Setup of yarrow:
Design ArquitecturaHybridARMIPS, start of the top module:
module ArquitecturaHybridARMIPS(input logic clk, reset,
										  output logic [31:0] imem_addr,
										  input logic [31:0] imem_rdata,
										  output logic [31:0] mem_addr,
										  output logic dmem_we,
										  output logic [31:0] dmem_wdata,
										  input logic [31:0] dmem_rdata,
										  output logic pmem_we,
										  output logic [1:0] pmem_wdata,
										  input logic [1:0] pmem_rdata,
										  output logic rf_we,
										  output logic [3:0] rf_waddr,
										  output logic [31:0] rf_wdata);
Settings: LEC_CHECK=0, CAP_MARGIN=0, CORE_MARGIN=2, CORE_UTILIZATION=72, PLACE_DENSITY=0.42, SLEW_MARGIN=20, TNS_END_PERCENT=50; clock period 6.49 ns.
run.sh (not shown) runs the stock make flow with config.mk's settings and CLKGATE_MAP_FILE=.
yarrow is listed as incomplete: the tool reported an error in 5_1_grt and the run ended there.
> inputs changed (yarrow -> juniper)
Settings: CORE_UTILIZATION: 72 -> 57; CAP_MARGIN: 0 -> 20; PLACE_DENSITY: 0.42 -> unset; CORE_MARGIN: 2 -> 5; TNS_END_PERCENT: 50 -> unset; the clock period (ns, I/O delays scaled along): 6.49 -> 8.22.
==> comparison <==
- None of the runs juniper and yarrow ends with a clean layout.
- Completing all stages was not enough for juniper: its layout failed the final checks because of setup timing.
- Number of cell rows, juniper and yarrow, lower one = yarrow.
- For the post-CTS setup buffer count, juniper came in 5 higher than yarrow did.
- On die size, the higher figure sits with juniper, not yarrow.
- juniper against yarrow; number of buffers created by CTS is up by a little under 10%.
- Looking at floorplan core density, juniper sits 15 points lower than yarrow does.
- Diff juniper..yarrow | register bit count reported by yosys | unchanged
- Re proportion of register bits with asynchronous set or reset after synthesis: no difference whatsoever between juniper and yarrow.
- juniper vs yarrow, detailed placement HPWL went up by about 3%.
- Compared with yarrow, juniper shows a higher standard cell core area.
Inputs modified between juniper and indigo:
Settings: a change of CORE_UTILIZATION from 57 to 40; a change of the clock period (ns, I/O delays scaled along) from 8.22 to 14.0.
==> comparison <==
- In the reports for juniper and indigo, the smaller sum of internal, switching and leakage power belongs to indigo.
- Cmp juniper and indigo / area of all placed cells without fillers / higher: juniper
- The final-layout worst hold slack of indigo was inferior to that of juniper.
- Having completed the whole flow, indigo delivered a layout that passed the timing, design-rule and antenna checks.
- indigo vs juniper: wire length of the first global-routing pass up by a few percent
Modified inputs, cedar compared to indigo
Settings: putting SETUP_SLACK_MARGIN at 1.91 where nothing was set; swapping 5 for 2 in CORE_MARGIN; swapping 40 for 57 in CORE_UTILIZATION; swapping 14.0 for 7.83 in the clock period (ns, I/O delays scaled along).
[summary]
Of cedar and indigo, the lower post-place setup slack belongs to cedar. [cedar vs indigo] setup slack: lower in cedar. Data required time of the worst path in cedar is 6180 ps below indigo. Delta (cedar minus indigo): post-layout total power rose by 96%; half-perimeter wire length after placement now sits lower. [cedar] flow finished | final checks: failed | reasons: setup timing.
Relative to cedar, the following input files were edited for nickel:
Settings: setting MAX_ROUTING_LAYER to met4 for the first time; removing SETUP_SLACK_MARGIN (formerly 1.91); changing CORE_UTILIZATION from 57 to 66; changing the clock period (ns, I/O delays scaled along) from 7.83 to 11.0.
Findings:
The layout from nickel, despite a flow that completed every stage, fails the layout checks, with the failing checks listed as setup timing.
Compared with cedar, final area in nickel decreased by a few percent.
Going from cedar to nickel, global-route usage climbed 8.3 points; via count climbed 4.2%; time the worst path needs with I/O delays and setup increased 21 ps.
When the final numbers for cedar and nickel were put side by side, the share of the cycle needed by the critical path after routing turned out to be greater in cedar.
On worst setup slack, the higher figure sits with nickel, not cedar.
Diff cedar -> nickel | net switching power figure | decrease of about 35%
Wire length of the first global-routing pass ends up higher on cedar.

---

== lane 5 ==
ArquitecturaHybridARMIPS again, from the RTL that the note above started with.
export LEC_CHECK = 0
export ABC_AREA = 0
export CAP_MARGIN = 40
export CELL_PAD_IN_SITES_DETAIL_PLACEMENT = 1
export CORE_ASPECT_RATIO = 1.42
export CORE_MARGIN = 2
export CORE_UTILIZATION = 40
export CTS_CLUSTER_DIAMETER = 307
export GPL_ROUTABILITY_DRIVEN = 0
export HOLD_SLACK_MARGIN = 0.2
export MAX_ROUTING_LAYER = met4
export MIN_ROUTING_LAYER = met2
export PLACE_DENSITY = 0.83
export SLEW_MARGIN = 0
create_clock -name core_clock -period 7.77 [get_ports {clk}]
As the logs show, lane 5 stopped at global routing (5_1_grt) after a tool error, so it never reached the end of the flow.
Input changes introduced in lane 2 (baseline for comparison: lane 5):
- a change of SLEW_MARGIN from 0 to 20
- a change of CORE_UTILIZATION from 40 to 58
- a deleted PLACE_DENSITY that had been 0.83
- a deleted CTS_CLUSTER_DIAMETER that had been 307
- a deleted CELL_PAD_IN_SITES_DETAIL_PLACEMENT that had been 1
- a change of CAP_MARGIN from 40 to 20
- a deleted MIN_ROUTING_LAYER that had been met2
- a deleted HOLD_SLACK_MARGIN that had been 0.2
- a deleted ABC_AREA that had been 0
- a deleted CORE_ASPECT_RATIO that had been 1.42
- a deleted GPL_ROUTABILITY_DRIVEN that had been 0
- a change of the clock period (ns, I/O delays scaled along) from 7.77 to 10.5
## What came out
- Status lane 2: flow complete, layout not clean - setup timing
- Looking at die size, lane 2 sits 39000 µm² below lane 5.
- From lane 5 to lane 2 the numbers moved as follows: initial standard-cell utilization of the core higher, post-DP HPWL lower.

---

Setup of v6:
ArquitecturaHybridARMIPS again, from the RTL that the note above started with.
clock: 14.9 ns
lec_check: 0
abc_area: 0
cap_margin: 25
cell_pad_in_sites_detail_placement: 0
core_aspect_ratio: 1.97
core_margin: 10
core_utilization: 41
cts_cluster_diameter: 243
cts_cluster_size: 99
gpl_routability_driven: 0
gpl_timing_driven: 1
max_routing_layer: met5
min_routing_layer: met2
place_density_lb_addon: 0.15
slew_margin: 35
tns_end_percent: 20
v6 did not finish; the tool stopped in global routing with error GRT-0116.
The inputs of v39 differ from those of v6 as listed below.
- CORE_MARGIN now 5, was 10
- MAX_ROUTING_LAYER no longer set, was met5
- ABC_AREA no longer set, was 0
- CAP_MARGIN now 20, was 25
- CTS_CLUSTER_DIAMETER no longer set, was 243
- PLACE_DENSITY_LB_ADDON no longer set, was 0.15
- GPL_TIMING_DRIVEN no longer set, was 1
- CORE_ASPECT_RATIO no longer set, was 1.97
- GPL_ROUTABILITY_DRIVEN no longer set, was 0
- TNS_END_PERCENT no longer set, was 20
- SLEW_MARGIN now 20, was 35
- MIN_ROUTING_LAYER no longer set, was met2
- CTS_CLUSTER_SIZE no longer set, was 99
- CORE_UTILIZATION now 40, was 41
- CELL_PAD_IN_SITES_DETAIL_PLACEMENT no longer set, was 0
- the clock period (ns, I/O delays scaled along) now 13.7, was 14.9
[summary]
v39 went all the way through synthesis, placement and routing and the layout is clean on timing, DRC and antenna. Number of distinct library cells after synthesis: v39 vs v6 identical. Minimum setup slack after placement ends up lower on v39. Placeable core region, v6 and v39: higher on v39. In the metrics for v6 and v39, the one carrying the lower share of the core filled by cells before placement is v39. Between v39 and v6, the chip area from the yosys synthesis statistics figures differ only marginally. v6 → v39: synthesized area shows no meaningful change, height of the chip shows a reduction of about 30%, horizontal die size shows an increase of 35%, placed instance count shows an increase of 1.5%.
[inputs] v24 vs v39
- swapping 5 for 2 in CORE_MARGIN
- putting CTS_CLUSTER_DIAMETER at 280 where nothing was set
- swapping 13.7 for 20.8 in the clock period (ns, I/O delays scaled along)
### Flow results
v24 vs v39: layout overhead on the synthesized area down in v24. In the reports for v24 and v39, the smaller detailed-router iteration count before antenna repair belongs to v39. Route | v24 vs v39 | wire shorter in v24. Compared v24 vs v39, and worst setup slack is up in v24. v24 finished all stages; the layout is clean. v24 against v39: die area now smaller; sequential share of layout area comparable.
Changes in v54 relative to v24:
- CTS_CLUSTER_SIZE now 15, previously not set
- CTS_CLUSTER_DIAMETER no longer set, was 280
- CORE_UTILIZATION now 68, was 40
- ABC_AREA now 1, previously not set
- the clock period (ns, I/O delays scaled along) now 6.33, was 20.8
==> comparison <==
- v54: all stages done; final checks FAILED (negative setup slack).
- v54 against v24: summed instance area of the synthesized netlist fell about 3%; total routing usage reported by global routing shows an increase of 16 points; number of diodes shows a reduction of 5; critical path depth up 10%.
- v54 vs. v24: simple logic cell fraction of the synthesized area went up by 2.8 points.
- In v54 the count of clock-buffer cells in the layout turned out 20% lower than in v24.
- [v54] met1 routing resource usage after global routing rose 23 points relative to v24
- Cell count: v54 higher than v24
- Taking v24 as the reference point, the post-synthesis chip area from yosys of v54 falls by about 3%.

---

## run 1
Starting RTL as in the previous note.
make LEC_CHECK=0 CAP_MARGIN=20 CELL_PAD_IN_SITES_DETAIL_PLACEMENT=1 CORE_ASPECT_RATIO=0.73 CORE_MARGIN=2 CORE_UTILIZATION=40 CTS_CLUSTER_DIAMETER=280 HOLD_SLACK_MARGIN=0.2 SLEW_MARGIN=20 finish   # period 20.8 ns
Run 1 ended with every stage complete and zero timing, DRC or antenna violations.
[inputs] run 2 vs run 1
Settings: removing CTS_CLUSTER_DIAMETER (formerly 280); changing CORE_MARGIN from 2 to 5; removing CORE_ASPECT_RATIO (formerly 0.73); removing HOLD_SLACK_MARGIN (formerly 0.2); changing CORE_UTILIZATION from 40 to 27; removing CELL_PAD_IN_SITES_DETAIL_PLACEMENT (formerly 1); changing the clock period (ns, I/O delays scaled along) from 20.8 to 16.3.
[summary]
The final layouts of run 2 and run 1 pass the timing, design-rule and antenna checks.
Min die extent in x across run 2 and run 1: run 1
Comparing run 2 and run 1, the lower least setup slack across all paths after layout was measured on run 2.
Compare run 2 and run 1 | post-layout instance area higher: run 2
Comparing the two runs side by side, run 2 comes out ahead of run 1 on post-route clock skew.
The wire length per cell after detailed routing in run 2 is 0.77 times that in run 1.
Going from run 1 to run 2, the routed wire length was found to have gone down by 13%.
The higher sequential share of power came out of run 2.
What run 1 reported for power has to be multiplied by 1.2 to get the figure for run 2.
Between run 1 and run 2, clock power increased.
The following lists how run 3 was set up differently from run 2:
Settings: a change of CORE_MARGIN from 5 to 2; a change of CORE_UTILIZATION from 27 to 58; an added SETUP_SLACK_MARGIN of 0.87; a change of the clock period (ns, I/O delays scaled along) from 16.3 to 8.14.
Results
- Run 3 -> stages 100% | layout checks FAIL | setup timing
- Changes observed in run 3 relative to run 2: worst hold slack across all endpoints now smaller, combined area of the multi-input logic cells up about 2.8%, number of cell instances on the worst register-to-register path now sits higher, count of instances resized after the clock tree is built increased by 57 relative to the old numbers.
- [compare] base=run 2 new=run 3: clock share of power decreased 2.1 points, global-route wire length before repair increased 1.1 mm, maximum fanout count along the critical path decreased 10, overall die width decreased about 32%, cell count decreased 14%.
- Relative to run 2, cell area increased by 0.0011 mm2 in run 3.
- Looking only at pre-CTS worst setup slack, and setting everything else aside, the higher value of run 2 and run 3 goes to run 2.
Relative to run 3, the following input files were edited for run 4:
Settings: ABC_AREA now 1, previously not set; CORE_UTILIZATION now 68, was 58; PLACE_DENSITY_LB_ADDON now 0.2, previously not set; SETUP_SLACK_MARGIN no longer set, was 0.87; the clock period (ns, I/O delays scaled along) now 6.33, was 8.14.
Notes after the runs:
The final report for run 4 shows a completed flow and a layout that fails verification, specifically setup timing.
Summary of run 4 over run 3: part of the power in combinational logic lost 0.4 points, critical path's largest stage delay grew by 0.05 ns, worst-case headroom to the max-slew limit rose by 2.9 points.
Between run 3 and run 4, the flow reports aggregate routed wire length decreasing by more than 10%.
Re area of the mapped netlist: run 4 is 3.2% down on run 3.
Cell at the slowest stage of the critical path = sky130_fd_sc_hd__fa_1: run 3; cell at the slowest stage of the critical path = sky130_fd_sc_hd__fa_2: run 4
Taking run 3 as the reference point, the portion of the clock cycle consumed by the worst path in the final layout of run 4 rises by 38 points.
Diff run 3 -> run 4 | maximum clock frequency | up by a few percent

---

ArquitecturaHybridARMIPS again, from the RTL that the note above started with.
## ArquitecturaHybridARMIPS
module ArquitecturaHybridARMIPS(input logic clk, reset,
										  output logic [31:0] imem_addr,
										  input logic [31:0] imem_rdata,
										  output logic [31:0] mem_addr,
										  output logic dmem_we,
										  output logic [31:0] dmem_wdata,
										  input logic [31:0] dmem_rdata,
										  output logic pmem_we,
										  output logic [1:0] pmem_wdata,
										  input logic [1:0] pmem_rdata,
										  output logic rf_we,
										  output logic [3:0] rf_waddr,
										  output logic [31:0] rf_wdata);
	logic enable;
	logic [31:0] inDE, PC, DataWrite, PCalu, IOIn, outFE;
	logic [3:0] Rd;
	logic PCSrc, RegWrite;
	logic [117:0] outDE, inEXE;
	logic [74:0] outEXE, inMEM;
	logic [104:0] outMEM, inWB;
	assign enable = 1'b1;
	assign IOIn = 32'b0;
	assign imem_addr = PC;
	assign mem_addr = inMEM[31:0];
	assign dmem_we = inMEM[72];
	assign dmem_wdata = inMEM[63:32];
	assign pmem_we = inMEM[73];
	assign pmem_wdata = inMEM[33:32];
	assign rf_we = RegWrite;
	assign rf_waddr = Rd;
	assign rf_wdata = DataWrite;
	Fetch #(32) IF (clk, reset, PCSrc,
		  		   DataWrite,
				   imem_rdata,
				   outFE, PC);
	Decode #(32) DE (inDE, PC, DataWrite,
					 Rd,
					 clk, reset, RegWrite,
					 outDE[95:64], outDE[63:32], outDE[31:0],  
					 outDE[99:96],  
					 outDE[100], outDE[101], outDE[102], outDE[103], outDE[104],  
  ...
Settings: LEC_CHECK=0, CAP_MARGIN=20, CORE_MARGIN=2, CORE_UTILIZATION=72, CTS_CLUSTER_SIZE=61, MAX_ROUTING_LAYER=met4, PLACE_DENSITY_LB_ADDON=0.01, SETUP_SLACK_MARGIN=3.41, SLEW_MARGIN=20; clock period 11.9 ns.
The starting point never finished: it broke off in 5_1_grt.
==> next run, changes <==
CORE_UTILIZATION = 70   (was 72)
CTS_CLUSTER_SIZE = unset   (was 61)
PLACE_DENSITY_LB_ADDON = unset   (was 0.01)
SETUP_SLACK_MARGIN = 0.21   (was 3.41)
clock period = 11.0 ns   (was 11.9 ns; I/O delays follow)
The new run died in 5_1_grt. Die size rose by 2.8%. Synthesized area does not change. Synthesized cell count stays the same.

---

job 5127:
Starting RTL as in the previous note.
## ArquitecturaHybridARMIPS
module ArquitecturaHybridARMIPS(input logic clk, reset,
										  output logic [31:0] imem_addr,
										  input logic [31:0] imem_rdata,
										  output logic [31:0] mem_addr,
										  output logic dmem_we,
										  output logic [31:0] dmem_wdata,
										  input logic [31:0] dmem_rdata,
										  output logic pmem_we,
										  output logic [1:0] pmem_wdata,
										  input logic [1:0] pmem_rdata,
										  output logic rf_we,
										  output logic [3:0] rf_waddr,
										  output logic [31:0] rf_wdata);
make LEC_CHECK=0 ABC_AREA=0 CAP_MARGIN=20 CELL_PAD_IN_SITES_DETAIL_PLACEMENT=0 CORE_ASPECT_RATIO=1.97 CORE_MARGIN=10 CORE_UTILIZATION=41 CTS_CLUSTER_DIAMETER=25 CTS_CLUSTER_SIZE=50 GPL_ROUTABILITY_DRIVEN=0 GPL_TIMING_DRIVEN=1 MAX_ROUTING_LAYER=met5 MIN_ROUTING_LAYER=met2 PLACE_DENSITY=0.77 SLEW_MARGIN=20 TNS_END_PERCENT=20 finish   # period 10.3 ns
global routing (5_1_grt): job 5127 exited with error
The following lists how job 405 was set up differently from job 5127:
- swapping 10 for 2 in CORE_MARGIN
- clearing CELL_PAD_IN_SITES_DETAIL_PLACEMENT, which used to be 0
- swapping 50 for 15 in CTS_CLUSTER_SIZE
- clearing MAX_ROUTING_LAYER, which used to be met5
- clearing PLACE_DENSITY, which used to be 0.77
- clearing GPL_ROUTABILITY_DRIVEN, which used to be 0
- clearing TNS_END_PERCENT, which used to be 20
- clearing CTS_CLUSTER_DIAMETER, which used to be 25
- swapping 41 for 72 in CORE_UTILIZATION
- clearing GPL_TIMING_DRIVEN, which used to be 1
- clearing CORE_ASPECT_RATIO, which used to be 1.97
- clearing MIN_ROUTING_LAYER, which used to be met2
- swapping 10.3 for 7.48 in the clock period (ns, I/O delays scaled along)
--- outcome ---
- No final results exist for job 5127, since it was stopped by error GRT-0116 during global routing (5_1_grt).
- The log for job 405 ends in global routing (5_1_grt) with error GRT-0116, so the run never completed.
- X dimension of the die: job 405 vs job 5127 down 0.48%
- Between job 5127 and job 405, the count of buffers from port buffering figures differ only marginally.
- [job 405] setup slack at placement fell 2.44 ns relative to job 5127
- Die: job 405 smaller than job 5127
[inputs] job 1990 vs job 405
- removing ABC_AREA (formerly 0)
- changing CORE_UTILIZATION from 72 to 28
- removing CTS_CLUSTER_SIZE (formerly 15)
- changing CORE_MARGIN from 2 to 5
- changing the clock period (ns, I/O delays scaled along) from 7.48 to 13.7
## What came out
Job 1990 went all the way through the flow, and no timing, DRC or antenna check failed.
Mean area per synthesized cell came out exactly the same in job 405 and job 1990.
Initial standard-cell utilization of the core is lower on job 1990
In the metrics for job 405 and job 1990, the one carrying the lower total clock buffers created by CTS is job 405.
The count of instances resized after the clock tree is built in job 1990 sits 68 below the value recorded for job 405.
--- input diff job 1990..job 1908 ---
- MAX_ROUTING_LAYER now met4, previously not set
- CTS_CLUSTER_SIZE now 31, previously not set
- CORE_UTILIZATION now 68, was 28
- CORE_MARGIN now 2, was 5
- the clock period (ns, I/O delays scaled along) now 12.5, was 13.7
## What came out
Effective utilization at floorplan ended up 40 points higher on job 1908 than on job 1990. Relative to job 1990, the placeable core region measured on job 1908 has decreased by more than half. Job 1908: GRT-0232 in global routing (5_1_grt) -> run aborted. Between job 1990 and job 1908, number of instances in the placed design decreased. Job 1908 ends up with lower site row count than job 1990 does.
Power figures rest on the tool's default switching activity, not on a simulated workload.
